==> flow/design.v (excerpt) <==
module ted
(
	input         clk,				 
	input         reset,
	input  [15:0] addr_in,
	output [15:0] addr_out,
	input   [7:0] data_in,
	output  [7:0] data_out,
	input         rw,
	output        cpuclk,			 
	output  [6:0] color,				 
	output        csync,
	output reg    hsync,
	output reg    vsync,
	output reg    hblank,
	output reg    vblank_out,
	input         wide,
	output        ce_pix,
	output        irq,
	output        ba,
	output reg    cs_io,
	output reg    cs_ram,
	output reg    cs0,
	output reg    cs1,
	output reg    aec,
	output  [4:0] snd,
	output        pal,
	input   [7:0] k,
	input   [1:0] tvmode,
	output        cpuenable			 
);
For scale: ~90 I/O pins.
Settings: LEC_CHECK=0, CAP_MARGIN=0, CORE_ASPECT_RATIO=0.89, CORE_MARGIN=2, CORE_UTILIZATION=72, CTS_CLUSTER_SIZE=43, HOLD_SLACK_MARGIN=-0.08, SETUP_SLACK_MARGIN=0.64, SLEW_MARGIN=20; clock period 3.31 ns.
run.sh (not shown) runs the stock make flow with config.mk's settings and CLKGATE_MAP_FILE=.
The starting point finished clean.
Rerun with:
--- a/flow/config.mk
+++ b/flow/config.mk
@@ -8,2 +8 @@
-export CAP_MARGIN = 0
-export CORE_ASPECT_RATIO = 0.89
+export CAP_MARGIN = 20
@@ -11,4 +10 @@
-export CORE_UTILIZATION = 72
-export CTS_CLUSTER_SIZE = 43
-export HOLD_SLACK_MARGIN = -0.08
-export SETUP_SLACK_MARGIN = 0.64
+export CORE_UTILIZATION = 40
==> flow/constraint.sdc (replaced) <==
create_clock -name core_clock -period 3.5 [get_ports {clk}]
set_input_delay 0.7000 -clock core_clock [delete_from_list [all_inputs] [get_ports {clk}]]
set_output_delay 0.7000 -clock core_clock [all_outputs]
set_load 0.01 [all_outputs]
The changed run finished clean; power fell by 1.1%; cell area rose by 0.39%; register-to-register slack degrades by 0.04 ns; worst setup slack degrades by 0.016 ns.
Rerun with:
--- a/flow/config.mk
+++ b/flow/config.mk
@@ -10 +10 @@
-export CORE_UTILIZATION = 40
+export CORE_UTILIZATION = 59
==> flow/constraint.sdc (replaced) <==
create_clock -name core_clock -period 5.27 [get_ports {clk}]
set_input_delay 1.0540 -clock core_clock [delete_from_list [all_inputs] [get_ports {clk}]]
set_output_delay 1.0540 -clock core_clock [all_outputs]
set_load 0.01 [all_outputs]
Effect: Clock power drops by 38%; wire length drops by 10%; worst setup slack improved by 0.91 ns; global-route usage climbs by 8.2 points; area after synthesis stays the same.
Rerun with:
--- a/flow/config.mk
+++ b/flow/config.mk
@@ -10 +10,2 @@
-export CORE_UTILIZATION = 59
+export CORE_UTILIZATION = 70
+export SETUP_SLACK_MARGIN = 0.5
==> flow/constraint.sdc (replaced) <==
create_clock -name core_clock -period 3.73 [get_ports {clk}]
set_input_delay 0.7460 -clock core_clock [delete_from_list [all_inputs] [get_ports {clk}]]
set_output_delay 0.7460 -clock core_clock [all_outputs]
set_load 0.01 [all_outputs]
Outcome: Clock skew came out higher by 0.039 ns; sequential power came out higher by 42%; setup slack loses 0.56 ns; routed wire length came out higher by 18%; cell count came out lower by 1.5%; count of clock-buffer cells in the layout came out lower by 17; core utilization came out higher by 13 points.

========
ted again, from the RTL that the note above started with.
## ted
module ted
(
	input         clk,				 
	input         reset,
	input  [15:0] addr_in,
	output [15:0] addr_out,
	input   [7:0] data_in,
	output  [7:0] data_out,
	input         rw,
	output        cpuclk,			 
	output  [6:0] color,				 
	output        csync,
	output reg    hsync,
	output reg    vsync,
	output reg    hblank,
	output reg    vblank_out,
	input         wide,
	output        ce_pix,
	output        irq,
	output        ba,
	output reg    cs_io,
	output reg    cs_ram,
	output reg    cs0,
	output reg    cs1,
	output reg    aec,
	output  [4:0] snd,
	output        pal,
	input   [7:0] k,
	input   [1:0] tvmode,
	output        cpuenable			 
);
parameter TIMER1LO=6'h00;
parameter TIMER1HI=6'h01;
parameter TIMER2LO=6'h02;
parameter TIMER2HI=6'h03;
parameter TIMER3LO=6'h04;
parameter TIMER3HI=6'h05;
parameter CONTROL1=6'h06;
parameter CONTROL2=6'h07;
parameter KEYLATCH=6'h08;
parameter IRQ		=6'h09;
parameter IRQEN	=6'h0A;
parameter RASTER	=6'h0B;
parameter CURPOSHI=6'h0C;
parameter CURPOSLO=6'h0D;
parameter CH1FREQLO=6'h0E;
parameter CH2FREQLO=6'h0F;
parameter CH2FREQHI=6'h10;
parameter SOUNDCTRL=6'h11;
parameter BMAPBASE=6'h12;
parameter CHARBASE=6'h13;
parameter VIDEOBASE=6'h14;
  ...
clock: 3.34 ns
lec_check: 0
cap_margin: 25
core_aspect_ratio: 1.37
core_margin: 2
core_utilization: 72
cts_cluster_diameter: 396
gpl_timing_driven: 1
max_routing_layer: met5
place_density: 0.66
setup_slack_margin: 0.41
slew_margin: 20
tns_end_percent: 25
The first run completed without violations.
Change:
==> flow/config.mk (replaced) <==
export PLATFORM = sky130hd
export DESIGN_NAME = ted
export DESIGN_NICKNAME = ted
export VERILOG_FILES = /design/flow/design.v
export SDC_FILE = /design/flow/constraint.sdc
export NUM_CORES = 4
export LEC_CHECK = 0
export CAP_MARGIN = 20
export CORE_MARGIN = 2
export CORE_UTILIZATION = 72
export SETUP_SLACK_MARGIN = 0.85
export SLEW_MARGIN = 20
==> flow/constraint.sdc (replaced) <==
create_clock -name core_clock -period 3.39 [get_ports {clk}]
set_input_delay 0.6780 -clock core_clock [delete_from_list [all_inputs] [get_ports {clk}]]
set_output_delay 0.6780 -clock core_clock [all_outputs]
set_load 0.01 [all_outputs]
=> Routed wire length came out higher by about 2.5%. Via count came out higher by about 1.4%. Clock skew rises by 0.0077 ns. Design area increases by 2.1%. Sequential cell count stays the same. Total power went up by about 1.4%. Sequential share of layout area decreases by 0.76 points. Worst setup slack gains 0.17 ns. Global-route usage went down by 0.52 points. Clock power climbs by about 5%.
Change:
--- a/flow/config.mk
+++ b/flow/config.mk
@@ -11 +11,2 @@
-export SETUP_SLACK_MARGIN = 0.85
+export CTS_CLUSTER_SIZE = 49
+export SETUP_SLACK_MARGIN = 0.58
==> flow/constraint.sdc (replaced) <==
create_clock -name core_clock -period 3.31 [get_ports {clk}]
set_input_delay 0.6620 -clock core_clock [delete_from_list [all_inputs] [get_ports {clk}]]
set_output_delay 0.6620 -clock core_clock [all_outputs]
set_load 0.01 [all_outputs]
What happened: The new run completed without violations. Worst hold slack degrades by 0.072 ns. Cell count is about the same. Design area drops slightly. Count of clock-buffer cells in the layout drops by 10. Sequential power came out higher by a few percent. Combinational power went up by a few percent.
Change:
--- a/flow/config.mk
+++ b/flow/config.mk
@@ -10,3 +10 @@
-export CORE_UTILIZATION = 72
-export CTS_CLUSTER_SIZE = 49
-export SETUP_SLACK_MARGIN = 0.58
+export CORE_UTILIZATION = 14
==> flow/constraint.sdc (replaced) <==
create_clock -name core_clock -period 15.0 [get_ports {clk}]
set_input_delay 3.0000 -clock core_clock [delete_from_list [all_inputs] [get_ports {clk}]]
set_output_delay 3.0000 -clock core_clock [all_outputs]
set_load 0.01 [all_outputs]
The changed run ran to the end with no violations.
Via count goes down by 12%.
Non-clock buffer count goes down by 252.
Count of clock-buffer cells in the layout goes up by 15.
Worst setup slack is better by 7.7 ns.
Change:
--- a/flow/config.mk
+++ b/flow/config.mk
@@ -10 +10 @@
-export CORE_UTILIZATION = 14
+export CORE_UTILIZATION = 40
==> flow/constraint.sdc (replaced) <==
create_clock -name core_clock -period 5.95 [get_ports {clk}]
set_input_delay 1.1900 -clock core_clock [delete_from_list [all_inputs] [get_ports {clk}]]
set_output_delay 1.1900 -clock core_clock [all_outputs]
set_load 0.01 [all_outputs]
Non-clock buffer count increases by 11.
Clock skew increases by 0.011 ns.
Routed wire length decreases by 0.37%.
Critical path depth increases by 5.
Sequential power increases to 2.5 times its value.
Clock-buffer cell count increases by 22.
Hold slack loses 0.0053 ns.
Register-to-register slack loses 7.6 ns.
Sequential share of layout area increases by 2.0 points.
Cell area decreases by 4.9%.
Power and IR drop assume default switching activity.
